Design Mesh, start of the top module:
module Mesh( 
  input         clock, 
  input  [7:0]  io_in_a_0_0, 
  input  [7:0]  io_in_a_1_0, 
  input  [7:0]  io_in_a_2_0, 
  input  [7:0]  io_in_a_3_0, 
  input  [7:0]  io_in_d_0_0, 
  input  [7:0]  io_in_d_1_0, 
  input  [7:0]  io_in_d_2_0, 
  input  [7:0]  io_in_d_3_0, 
  input  [15:0]  io_in_b_0_0, 
  input  [15:0]  io_in_b_1_0, 
  input  [15:0]  io_in_b_2_0, 
  input  [15:0]  io_in_b_3_0, 
  input         io_in_control_0_0_propagate, 
  input         io_in_control_1_0_propagate, 
  input         io_in_control_2_0_propagate, 
  input         io_in_control_3_0_propagate, 
  output reg [15:0] io_out_c_0_0, 
  output reg [15:0] io_out_c_1_0, 
  output reg [15:0] io_out_c_2_0, 
  output reg [15:0] io_out_c_3_0
 );
Size: roughly 7300 cells after synthesis, about 1100 flip-flops, roughly 0.080 sq mm of cells after synthesis.
==> flow/config.mk <==
export PLATFORM = sky130hd
export DESIGN_NAME = Mesh
export DESIGN_NICKNAME = Mesh
export VERILOG_FILES = /design/flow/design.v
export SDC_FILE = /design/flow/constraint.sdc
export NUM_CORES = 4
export LEC_CHECK = 0
export ABC_AREA = 0
export CAP_MARGIN = 20
export CELL_PAD_IN_SITES_GLOBAL_PLACEMENT = 0
export CORE_MARGIN = 3
export CORE_UTILIZATION = 70
export CTS_CLUSTER_SIZE = 24
export GPL_TIMING_DRIVEN = 1
export SLEW_MARGIN = 20
==> flow/constraint.sdc <==
create_clock -name core_clock -period 4.45 [get_ports {clock}]
set_input_delay 0.8900 -clock core_clock [delete_from_list [all_inputs] [get_ports {clock}]]
set_output_delay 0.8900 -clock core_clock [all_outputs]
set_load 0.01 [all_outputs]
run.sh (not shown) runs the stock make flow with config.mk's settings and CLKGATE_MAP_FILE=.
The starting point produced a layout that fails on setup timing.
Change:
--- a/flow/config.mk
+++ b/flow/config.mk
@@ -8 +7,0 @@
-export ABC_AREA = 0
@@ -10,5 +9,3 @@
-export CELL_PAD_IN_SITES_GLOBAL_PLACEMENT = 0
-export CORE_MARGIN = 3
-export CORE_UTILIZATION = 70
-export CTS_CLUSTER_SIZE = 24
-export GPL_TIMING_DRIVEN = 1
+export CORE_MARGIN = 2
+export CORE_UTILIZATION = 40
+export PLACE_DENSITY = 0.6
==> flow/constraint.sdc (replaced) <==
create_clock -name core_clock -period 5.2 [get_ports {clock}]
set_input_delay 1.0400 -clock core_clock [delete_from_list [all_inputs] [get_ports {clock}]]
set_output_delay 1.0400 -clock core_clock [all_outputs]
set_load 0.01 [all_outputs]
This time the run finished clean.
Routed wire length goes down by a quarter to a third.
Final area goes down by roughly a tenth.
Final cell count goes up by a few percent.
Global-route usage goes down by 18 points.
Fmax goes down slightly.
Hold slack gets better by 0.025 ns.
Clock-buffer cell count goes up by 35.
Change:
--- a/flow/config.mk
+++ b/flow/config.mk
@@ -10,2 +10,2 @@
-export CORE_UTILIZATION = 40
-export PLACE_DENSITY = 0.6
+export CORE_UTILIZATION = 64
+export SETUP_SLACK_MARGIN = 0.79
==> flow/constraint.sdc (replaced) <==
create_clock -name core_clock -period 4.19 [get_ports {clock}]
set_input_delay 0.8380 -clock core_clock [delete_from_list [all_inputs] [get_ports {clock}]]
set_output_delay 0.8380 -clock core_clock [all_outputs]
set_load 0.01 [all_outputs]
The changed run produced a layout that fails on setup timing.
Final area goes up by about a fifth.
Worst setup slack degrades by 0.69 ns.
Sequential cell count stays the same.
Routed wire length grows by roughly a tenth.
Non-clock buffer count rose by 1045.
Synthesized cell count is unchanged.
Register-to-register slack is worse by 0.69 ns.
Worst hold slack degrades by 0.021 ns.
Die size goes down by well over a third.

* * *

Setup of run 1:
Starting RTL as in the previous note.
==> flow/config.mk <==
export PLATFORM = sky130hd
export DESIGN_NAME = Mesh
export DESIGN_NICKNAME = Mesh
export VERILOG_FILES = /design/flow/design.v
export SDC_FILE = /design/flow/constraint.sdc
export NUM_CORES = 4
export LEC_CHECK = 0
export CAP_MARGIN = 20
export CORE_MARGIN = 2
export CORE_UTILIZATION = 72
export CTS_CLUSTER_DIAMETER = 30
export CTS_CLUSTER_SIZE = 75
export PLACE_DENSITY = 0.65
export SETUP_SLACK_MARGIN = 1.04
export SLEW_MARGIN = 20
==> flow/constraint.sdc <==
create_clock -name core_clock -period 4.5 [get_ports {clock}]
set_input_delay 0.9000 -clock core_clock [delete_from_list [all_inputs] [get_ports {clock}]]
set_output_delay 0.9000 -clock core_clock [all_outputs]
set_load 0.01 [all_outputs]
Run 1: ODB-0269 in global routing (5_1_grt) -> run aborted
#### Input delta (run 2 over run 1)
# run 1
export LEC_CHECK = 0
export CAP_MARGIN = 20
export CORE_MARGIN = 2
export CORE_UTILIZATION = 72
export CTS_CLUSTER_DIAMETER = 30
export CTS_CLUSTER_SIZE = 75
export PLACE_DENSITY = 0.65
export SETUP_SLACK_MARGIN = 1.04
export SLEW_MARGIN = 20
create_clock -name core_clock -period 4.5 [get_ports {clock}]
# run 2
export LEC_CHECK = 0
export CAP_MARGIN = 20
export CORE_MARGIN = 2
export CORE_UTILIZATION = 72
export CTS_CLUSTER_SIZE = 79
export PLACE_DENSITY = 0.65
export SETUP_SLACK_MARGIN = 0.97
export SLEW_MARGIN = 20
create_clock -name core_clock -period 5.34 [get_ports {clock}]
[summary]
- Run 2: done, clean on timing, DRC and antenna
- Setup slack at placement delta (run 2 − run 1): favourable
- Comparing run 2 and run 1, the higher number of post-CTS setup repair buffers was measured on run 2.
- Comparing run 1 against run 2, there is no change at all in chip area.
- ~same placement row count in run 2 and run 1
- Run 1 -> run 2: number of nets at floorplan delta 0, exact match
[inputs] run 3 vs run 2
# run 2
export LEC_CHECK = 0
export CAP_MARGIN = 20
export CORE_MARGIN = 2
export CORE_UTILIZATION = 72
export CTS_CLUSTER_SIZE = 79
export PLACE_DENSITY = 0.65
export SETUP_SLACK_MARGIN = 0.97
export SLEW_MARGIN = 20
create_clock -name core_clock -period 5.34 [get_ports {clock}]
# run 3
export LEC_CHECK = 0
export ABC_AREA = 1
export CAP_MARGIN = 20
export CORE_MARGIN = 2
export CORE_UTILIZATION = 72
export PLACE_DENSITY = 0.6
export SLEW_MARGIN = 20
create_clock -name core_clock -period 2.05 [get_ports {clock}]
Findings:
- Run 3 | ERROR | global routing (5_1_grt)
- Relative to run 2, the die span in y of run 3 is higher by about 2.3%.
- Re proportion of synthesized flip-flops having asynchronous set or reset: no difference whatsoever between run 3 and run 2.
- Re total of buffers placed on input and output ports: no difference whatsoever between run 2 and run 3.
- Run 3 vs. run 2: area fraction in compound gates went up by 2.3 points.
- Run 3 vs run 2 on die span in x: run 3 is the higher one.
What run 4 does differently from run 3 at the input level:
# run 3
export LEC_CHECK = 0
export ABC_AREA = 1
export CAP_MARGIN = 20
export CORE_MARGIN = 2
export CORE_UTILIZATION = 72
export PLACE_DENSITY = 0.6
export SLEW_MARGIN = 20
create_clock -name core_clock -period 2.05 [get_ports {clock}]
# run 4
export LEC_CHECK = 0
export CAP_MARGIN = 20
export CORE_MARGIN = 2
export CORE_UTILIZATION = 72
export CTS_CLUSTER_SIZE = 57
export PLACE_DENSITY = 0.65
export SLEW_MARGIN = 20
create_clock -name core_clock -period 3.45 [get_ports {clock}]
Results
- Diff run 3 -> run 4 | sequential share of the synthesized area | increase of 1.2 points
- On adder-cell share of the synthesized area: run 4 sits above run 3.
- Every stage of run 4 finished as expected; the final checks, on the other hand, flagged setup timing, which means the layout fails.
- Looking at area of the synthesized netlist per yosys stat, run 4 sits 3700 sq um below run 3.
- Chip height: run 4 vs run 3 down about 2.2%
- Delta (run 4 minus run 3): post-synthesis cell count from yosys fell 2961; post-placement cell area now sits lower.
- Relative to run 3, total die size decreased by 5200 sq um in run 4.
Setup changes, run 4 to run 5
# run 4
export LEC_CHECK = 0
export CAP_MARGIN = 20
export CORE_MARGIN = 2
export CORE_UTILIZATION = 72
export CTS_CLUSTER_SIZE = 57
export PLACE_DENSITY = 0.65
export SLEW_MARGIN = 20
create_clock -name core_clock -period 3.45 [get_ports {clock}]
# run 5
export LEC_CHECK = 0
export CAP_MARGIN = 20
export CORE_MARGIN = 2
export CORE_UTILIZATION = 58
export PLACE_DENSITY = 0.6
export SLEW_MARGIN = 20
create_clock -name core_clock -period 2.27 [get_ports {clock}]
==> results <==
- As far as sequential share of layout area is concerned, run 4 and run 5 perform about the same.
- [compare] base=run 4 new=run 5: placeable core area increased 24%; maximum achievable frequency rose by 11%.
- Nothing crashed in run 4 and all stages finished; the problem is that the final layout failed, the offending checks being setup timing.
- To summarise run 5: no stage aborted, but the layout did not pass its checks, failing on setup timing.

* * *

Setup of job 2522:
Mesh again, from the RTL that the note above started with.
clock: 4.0 ns
lec_check: 0
abc_area: 1
cap_margin: 20
core_margin: 2
core_utilization: 71
cts_cluster_diameter: 270
place_density_lb_addon: 0.11
slew_margin: 20
tns_end_percent: 5
Job 2522 completed end to end; final checks failed (setup timing).
The following lists how job 398 was set up differently from job 2522:
Settings: CORE_UTILIZATION: 71 -> 65; CTS_CLUSTER_DIAMETER: 270 -> unset; ABC_AREA: 1 -> unset; TNS_END_PERCENT: 5 -> unset; SETUP_SLACK_MARGIN: unset -> 0.83; PLACE_DENSITY_LB_ADDON: 0.11 -> unset; the clock period (ns, I/O delays scaled along): 4.0 -> 3.52.
[summary]
- Completing all stages was not enough for job 398: its layout failed the final checks because of setup timing.
- Comparing job 398 and job 2522, the lower final clock period utilization by the worst path was measured on job 2522.
- Max yosys synthesis chip area across job 398 and job 2522: job 2522
- In the tables for job 398 and job 2522, all-layer global routing usage reads higher with job 2522.
- Comparing job 398 against job 2522, there is no change at all in critical path depth in cells.
- Going from job 2522 to job 398, the xor/xnor share of the synthesized area was found to have gone up by 0.93 points.
- Placed cell area for job 398 is lower than for job 2522.
Input changes introduced in job 8987 (baseline for comparison: job 398):
Settings: SETUP_SLACK_MARGIN removed (was 0.83); PLACE_DENSITY newly set to 0.65; CORE_UTILIZATION changed from 65 to 72; the clock period (ns, I/O delays scaled along) changed from 3.52 to 4.04.
Results
- Job 8987 ends up with higher hold slack than job 398 does.
- [job 8987] flow finished | final checks: failed | reasons: setup timing
- Looking at job 398 and job 8987, the area added between synthesis and finish is a wash.
- When the final numbers for job 398 and job 8987 were put side by side, the met3 capacity usage during global routing turned out to be smaller in job 398.
- Going from job 398 to job 8987, number of buffers added for setup after CTS went up 26; mean routed wirelength per cell now sits higher; finished layout cell area held steady; first-pass iteration count of the detailed router now larger.
Input changes introduced in job 9192 (baseline for comparison: job 8987):
Settings: setting SETUP_SLACK_MARGIN to 0.92 for the first time; setting CTS_CLUSTER_SIZE to 79 for the first time; changing the clock period (ns, I/O delays scaled along) from 4.04 to 3.14.
Findings:
Job 8987 and job 9192 ended up with nearly the same placement-stage cell area.
For number of cells in the design after placement, job 8987 and job 9192 come out practically identical.
Between job 9192 and job 8987, the net count entering floorplan does not differ in any meaningful way.
Job 9192 never completed, since it errored out during global routing (5_1_grt).
| post-cts sizing count | job 9192 vs job 8987 | 201 lower |
Top-level I/O count came out exactly the same in job 8987 and job 9192.
Re post-detailed-placement half-perimeter wirelength: job 9192 is 2100 µm up on job 8987.
Cell area after synthesis: job 8987 vs job 9192, no meaningful difference
